Setup of try-harbor:
## DMAC
module DMAC #(
    parameter AXI_ID_WD   = 2,
    parameter AXI_DATA_WD = 32,
    parameter AXI_ADDR_WD = 32,
    parameter AXI_STRB_WD = 4
)(
    input                      AXI_ACLK,
    input                      AXI_ARESETN,    
    input                      cmd_valid,
    input  [AXI_ADDR_WD-1 : 0] cmd_addr,
    input  [AXI_ID_WD-1   : 0] cmd_id,
    input  [1 : 0]             cmd_burst,
    input  [2 : 0]             cmd_size,
    input  [AXI_ADDR_WD-1 : 0] cmd_len,
    output                     cmd_ready,
    output                     cmd_abort,
    output [AXI_ADDR_WD-1 : 0] AXI_AWADDR,
    output [AXI_ID_WD-1   : 0] AXI_AWID,
    output [1 : 0]             AXI_AWBURST,
    output [2 : 0]             AXI_AWSIZE,
    output [7 : 0]             AXI_AWLEN,
    output                     AXI_AWVALID,
    input                      AXI_AWREADY,
    output [AXI_DATA_WD-1 : 0] AXI_WDATA,
    output [AXI_STRB_WD-1 : 0] AXI_WSTRB,
    output                     AXI_WLAST,
    output                     AXI_WVALID,
    input                      AXI_WREADY,
    input  [AXI_ID_WD-1   : 0] AXI_BID,
    input  [1 : 0]             AXI_BRESP,
    input                      AXI_BVALID,
    output                     AXI_BREADY,
    output [AXI_ADDR_WD-1 : 0] AXI_ARADDR,
    output [AXI_ID_WD-1   : 0] AXI_ARID,
    output [1 : 0]             AXI_ARBURST,
    output [2 : 0]             AXI_ARSIZE,
    output [7 : 0]             AXI_ARLEN,
    output                     AXI_ARVALID,
    input                      AXI_ARREADY,
    input  [AXI_DATA_WD-1 : 0] AXI_RDATA,
    input                      AXI_RLAST,
    input  [AXI_ID_WD-1   : 0] AXI_RID,
    input  [1 : 0]             AXI_RRESP,
    input                      AXI_RVALID,
    output                     AXI_RREADY
);
Settings: LEC_CHECK=0, ABC_AREA=0, CAP_MARGIN=5, CELL_PAD_IN_SITES_DETAIL_PLACEMENT=1, CELL_PAD_IN_SITES_GLOBAL_PLACEMENT=1, CORE_MARGIN=10, CORE_UTILIZATION=26, CTS_CLUSTER_DIAMETER=97, CTS_CLUSTER_SIZE=58, GPL_ROUTABILITY_DRIVEN=0, MAX_ROUTING_LAYER=met4, MIN_ROUTING_LAYER=met1, PLACE_DENSITY_LB_ADDON=0.15, SLEW_MARGIN=20, TNS_END_PERCENT=80; clock period 3.66 ns.
run.sh (not shown) runs the stock make flow with config.mk's settings and CLKGATE_MAP_FILE=.
try-harbor went all the way through synthesis, placement and routing and the layout is clean on timing, DRC and antenna.
Here is what was changed in the inputs of try-yarrow compared with try-harbor.
Settings: GPL_ROUTABILITY_DRIVEN removed (was 0); CORE_MARGIN changed from 10 to 2; SETUP_SLACK_MARGIN newly set to 0.5; CORE_UTILIZATION changed from 26 to 69; CTS_CLUSTER_DIAMETER changed from 97 to 381; PLACE_DENSITY_LB_ADDON changed from 0.15 to 0.06; CAP_MARGIN changed from 5 to 0; CELL_PAD_IN_SITES_DETAIL_PLACEMENT removed (was 1); CELL_PAD_IN_SITES_GLOBAL_PLACEMENT removed (was 1); MAX_ROUTING_LAYER changed from met4 to met5; the clock period (ns, I/O delays scaled along) changed from 3.66 to 2.77.
### Flow results
Area after detailed placement: lower on try-harbor
Measured against each other, try-yarrow and try-harbor differ in floorplan die width, the lower figure coming from try-yarrow.
Taking try-harbor as the reference, in try-yarrow fraction of the yosys area taken by sequential cells about even; area of the chip decreased 66%; combined area of all synthesized cells neither gained nor lost much; cell total after placement has decreased; proportion of synthesized flip-flops having asynchronous set or reset level.
try-yarrow got as far as 5_1_grt, where a tool error ended the run.
What try-juniper does differently from try-yarrow at the input level:
Settings: a deleted TNS_END_PERCENT that had been 80; a deleted MAX_ROUTING_LAYER that had been met5; a deleted MIN_ROUTING_LAYER that had been met1; a change of CAP_MARGIN from 0 to 20; a deleted CTS_CLUSTER_DIAMETER that had been 381; a deleted PLACE_DENSITY_LB_ADDON that had been 0.06; a deleted CTS_CLUSTER_SIZE that had been 58; a change of CORE_UTILIZATION from 69 to 65; a deleted SETUP_SLACK_MARGIN that had been 0.5; a deleted ABC_AREA that had been 0; a change of the clock period (ns, I/O delays scaled along) from 2.77 to 3.47.
[summary]
Of try-juniper and try-yarrow, only try-yarrow never reached the final stage.
Complete run, failing final checks: try-juniper, reason setup timing.
Re area after synthesis: no difference whatsoever between try-juniper and try-yarrow.
Diff try-yarrow -> try-juniper: area inside the core boundary now larger, die width now larger.
Worst setup timing slack at the placement stage, try-juniper and try-yarrow: smaller value in try-yarrow
Diff try-juniper and try-yarrow: placed instance count lower in try-juniper
Delta (try-juniper minus try-yarrow): height of the chip grew by about 3%; final RePlAce weighted congestion shrank by about 8%; post-CTS setup-driven buffer insertion count shrank by 78.
### try-juniper -> try-tundra
Settings: CORE_UTILIZATION changed from 65 to 14; the clock period (ns, I/O delays scaled along) changed from 3.47 to 9.12.
==> results <==
Having completed the whole flow, try-tundra delivered a layout that passed the timing, DRC and antenna checks.
try-tundra vs. try-juniper: total wire length up 21%; design area up 4.3%; portion of total power attributed to the clock network up 1.5 points.
Row overall power: try-tundra lower / try-juniper higher
Of the two values seen for critical-path cell with the highest stage delay, sky130_fd_sc_hd__or4b_4 was produced by try-juniper and sky130_fd_sc_hd__and2_1 by try-tundra.
NOTE: CTS buffer count in try-tundra exceeds that of try-juniper
Summary: with try-juniper as the reference, total placed cells including tap cells in try-tundra moved up by more than half.

---

Starting RTL as in the previous note.
==> flow/config.mk <==
export PLATFORM = sky130hd
export DESIGN_NAME = DMAC
export DESIGN_NICKNAME = DMAC
export VERILOG_FILES = /design/flow/design.v
export SDC_FILE = /design/flow/constraint.sdc
export NUM_CORES = 4
export LEC_CHECK = 0
export ABC_AREA = 1
export CAP_MARGIN = 20
export CELL_PAD_IN_SITES_DETAIL_PLACEMENT = 0
export CELL_PAD_IN_SITES_GLOBAL_PLACEMENT = 1
export CORE_MARGIN = 3
export CORE_UTILIZATION = 32
export MAX_ROUTING_LAYER = met4
export MIN_ROUTING_LAYER = met2
export SLEW_MARGIN = 5
==> flow/constraint.sdc <==
create_clock -name core_clock -period 6.79 [get_ports {AXI_ACLK}]
set_input_delay 1.3580 -clock core_clock [delete_from_list [all_inputs] [get_ports {AXI_ACLK}]]
set_output_delay 1.3580 -clock core_clock [all_outputs]
set_load 0.01 [all_outputs]
The first run finished with timing, DRC and antenna clean.
Rerun with:
CELL_PAD_IN_SITES_DETAIL_PLACEMENT = unset   (was 0)
CELL_PAD_IN_SITES_GLOBAL_PLACEMENT = 2   (was 1)
CORE_MARGIN = 2   (was 3)
CORE_UTILIZATION = 40   (was 32)
MAX_ROUTING_LAYER = unset   (was met4)
SLEW_MARGIN = 20   (was 5)
clock period = 6.4 ns   (was 6.79 ns; I/O delays follow)
Effect:
- clock-buffer cell count goes down by 7
- flip-flop count does not change
- register-to-register slack got worse by 0.43 ns
- via count goes down by 0.32%
- first-iteration DRC count drops by 9.6%
- setup slack loses 0.36 ns
- die size is lower by 21%
- total power climbs by 4.9%
Rerun with:
ABC_AREA = unset   (was 1)
CELL_PAD_IN_SITES_GLOBAL_PLACEMENT = unset   (was 2)
CORE_UTILIZATION = 72   (was 40)
MIN_ROUTING_LAYER = unset   (was met2)
clock period = 4.73 ns   (was 6.4 ns; I/O delays follow)
What happened: Wire length shrinks by 27%. Hold slack gets better by 0.0042 ns. Sequential power increases by 34%. Sequential share of layout area increases by 4.3 points. Cell count came out lower by 34%. Area after synthesis shrinks by 10%.
Power figures rest on the tool's default switching activity, not on a simulated workload.
